// bolt_exec
module bolt_exec(
    input logic clk,
    input logic rst,  
    input logic [31:0] instr,  
    input logic [31:0] rs1,  
    input logic [31:0] rs2,  
    input logic [31:0] pc,  
    output logic [31:0] result,  
    output logic [31:0] next_pc,  
    output logic branch,  
    output logic reg_wr,  
    output logic mem_wr,  
    output logic mem_rd  
);
Size in the first run: ~4700 cells after synthesis, ~200 I/O pins.
Settings: LEC_CHECK=0, ABC_AREA=1, CAP_MARGIN=40, CELL_PAD_IN_SITES_GLOBAL_PLACEMENT=2, CORE_MARGIN=8, CORE_UTILIZATION=28, CTS_CLUSTER_SIZE=52, SETUP_SLACK_MARGIN=0.5, SLEW_MARGIN=20; clock period 8.15 ns.
run.sh (not shown) runs the stock make flow with config.mk's settings and CLKGATE_MAP_FILE=.
Next try:
CAP_MARGIN = 20   (was 40)
CELL_PAD_IN_SITES_GLOBAL_PLACEMENT = default   (was 2)
CORE_MARGIN = 2   (was 8)
CORE_UTILIZATION = 72   (was 28)
CTS_CLUSTER_SIZE = 100   (was 52)
TNS_END_PERCENT = 10   (was default)
clock period = 3.78 ns   (was 8.15 ns; I/O delays follow)
The new run aborted during detailed placement with DPL-0038.
Synthesized cell count does not change.
Die size decreases by 63%.
Area after synthesis stays the same.
Next try:
ABC_AREA = default   (was 1)
CORE_UTILIZATION = 50   (was 72)
CTS_CLUSTER_SIZE = default   (was 100)
TNS_END_PERCENT = default   (was 10)
clock period = 5.64 ns   (was 3.78 ns; I/O delays follow)
What happened: Now the flow stopped in global routing on GRT-0116; area after synthesis grows by a few percent; synthesized cell count shrinks by about a fifth; die area grows by well over a third.

========
Starting RTL as in the previous note.
clock: 2.52 ns
lec_check: 0
cap_margin: 20
core_margin: 2
core_utilization: 72
cts_cluster_size: 25
place_density_lb_addon: 0.01
setup_slack_margin: 0.63
slew_margin: 20
The baseline aborted during detailed placement (DPL-0038).
Then changed:
- CORE_UTILIZATION: 72 -> 40
- CTS_CLUSTER_SIZE: 25 -> default
- PLACE_DENSITY_LB_ADDON: 0.01 -> default
- SETUP_SLACK_MARGIN: 0.63 -> 0.5
- clock period: 2.52 -> 6.72 ns (I/O delays scaled with it)
What happened:
- The changed run completed without violations
- synthesized area is unchanged
- die size came out higher by 78%
- synthesized cell count stays the same
Then changed:
- SETUP_SLACK_MARGIN: 0.5 -> -0.79
- clock period: 6.72 -> 8.16 ns (I/O delays scaled with it)
Design area went down by 5.7%. Via count went down by 2.9%. Critical path depth went up by 7. Die size is unchanged. Core utilization went down by 2.9 points. Synthesized area stays the same. Sequential cell count is unchanged. Routed wire length went up by 0.45%.
Then changed:
- CORE_UTILIZATION: 40 -> 58
- SETUP_SLACK_MARGIN: -0.79 -> -0.53
- clock period: 8.16 -> 5.39 ns (I/O delays scaled with it)
The changed run never finished: it broke off in global routing with GRT-0116.
Die area drops by 31%.
Area after synthesis stays the same.
Synthesized cell count does not change.
Then changed:
- CORE_UTILIZATION: 58 -> 27
- SETUP_SLACK_MARGIN: -0.53 -> 0.5
- clock period: 5.39 -> 6.11 ns (I/O delays scaled with it)
What happened: Now the flow went through all stages and came out clean; die size came out higher by 110%; synthesized area is unchanged; synthesized cell count is unchanged.

========
Starting RTL as in the previous note.
## bolt_exec
module bolt_exec(
    input logic clk,
    input logic rst,  
    input logic [31:0] instr,  
    input logic [31:0] rs1,  
    input logic [31:0] rs2,  
    input logic [31:0] pc,  
    output logic [31:0] result,  
    output logic [31:0] next_pc,  
    output logic branch,  
    output logic reg_wr,  
    output logic mem_wr,  
    output logic mem_rd  
);
    logic cmem_wr, cbr, cmem_rd, creg_wr, cmem_reg, cop_b;
    logic [2:0] cop_a;
    logic [5:0] calu_op;
    logic i_type, r_type, s_type, sb_type, u_type, uj_type;
    logic [31:0] imm;
    logic cond;
    control u_control (
        .op_cc(instr[6:0]), .fun3_c(instr[14:12]), .fun7_c(instr[31:25]), .calu_br(cond),
        .cmem_wr(cmem_wr), .cbr(cbr), .cmem_rd(cmem_rd), .creg_wr(creg_wr), .cmem_reg(cmem_reg),
        .calu_op(calu_op), .cop_a(cop_a), .cop_b(cop_b),
        .i_type(i_type), .r_type(r_type), .s_type(s_type), .sb_type(sb_type), .u_type(u_type),
        .uj_type(uj_type)
    );
    imm_gen u_imm_gen (.instr(instr), .imm(imm));
    alu u_alu (
        .clk(clk), .rst(rst), .aop_a(rs1), .aop_b(rs2), .aimm(imm), .alu_op(calu_op), .apc(pc),
        .cond(cond), .branch(branch), .result(result)
    );
    ifu u_ifu (
  ...
make LEC_CHECK=0 ABC_AREA=1 CAP_MARGIN=20 CORE_ASPECT_RATIO=0.5 CORE_MARGIN=2 CORE_UTILIZATION=72 CTS_CLUSTER_DIAMETER=387 CTS_CLUSTER_SIZE=91 PLACE_DENSITY=0.37 SETUP_SLACK_MARGIN=0.5 SLEW_MARGIN=20 TNS_END_PERCENT=5 finish   # period 2.8 ns
The starting point ended with an error in detailed placement.
Rerun with:
==> flow/config.mk (replaced) <==
export PLATFORM = sky130hd
export DESIGN_NAME = bolt_exec
export DESIGN_NICKNAME = bolt_exec
export VERILOG_FILES = /design/flow/design.v
export SDC_FILE = /design/flow/constraint.sdc
export NUM_CORES = 4
export LEC_CHECK = 0
export CAP_MARGIN = 20
export CORE_MARGIN = 2
export CORE_UTILIZATION = 50
export SETUP_SLACK_MARGIN = -0.46
export SLEW_MARGIN = 20
export TNS_END_PERCENT = 5
==> flow/constraint.sdc (replaced) <==
create_clock -name core_clock -period 4.5 [get_ports {clk}]
set_input_delay 0.9000 -clock core_clock [delete_from_list [all_inputs] [get_ports {clk}]]
set_output_delay 0.9000 -clock core_clock [all_outputs]
set_load 0.01 [all_outputs]
Result:
- The new run died in global routing, error GRT-0116
- synthesized area came out higher by a few percent
- die area climbs by well over a third
- synthesized cell count went down by about a fifth
Rerun with:
--- a/flow/config.mk
+++ b/flow/config.mk
@@ -9,4 +9,4 @@
 export CORE_MARGIN = 2
-export CORE_UTILIZATION = 50
-export SETUP_SLACK_MARGIN = -0.46
+export CORE_UTILIZATION = 40
+export SETUP_SLACK_MARGIN = 1.03
 export SLEW_MARGIN = 20
==> flow/constraint.sdc (replaced) <==
create_clock -name core_clock -period 6.5 [get_ports {clk}]
set_input_delay 1.3000 -clock core_clock [delete_from_list [all_inputs] [get_ports {clk}]]
set_output_delay 1.3000 -clock core_clock [all_outputs]
set_load 0.01 [all_outputs]
The new run went through all stages and came out clean.
Die area rose by 25%.
Synthesized area stays the same.
Synthesized cell count does not change.
Rerun with:
--- a/flow/config.mk
+++ b/flow/config.mk
@@ -9,4 +9,6 @@
 export CORE_MARGIN = 2
-export CORE_UTILIZATION = 40
-export SETUP_SLACK_MARGIN = 1.03
+export CORE_UTILIZATION = 28
+export CTS_CLUSTER_DIAMETER = 225
+export CTS_CLUSTER_SIZE = 52
+export SETUP_SLACK_MARGIN = 0.5
 export SLEW_MARGIN = 20
Count of clock-buffer cells in the layout does not change.
Hold slack degrades by 8.4 ps.
First-iteration DRC count is lower by 17%.
Final cell count came out higher by 11%.
Final area went up by 6.3%.
Combinational power goes up by about 4%.
Power figures rest on the tool's default switching activity, not on a simulated workload.
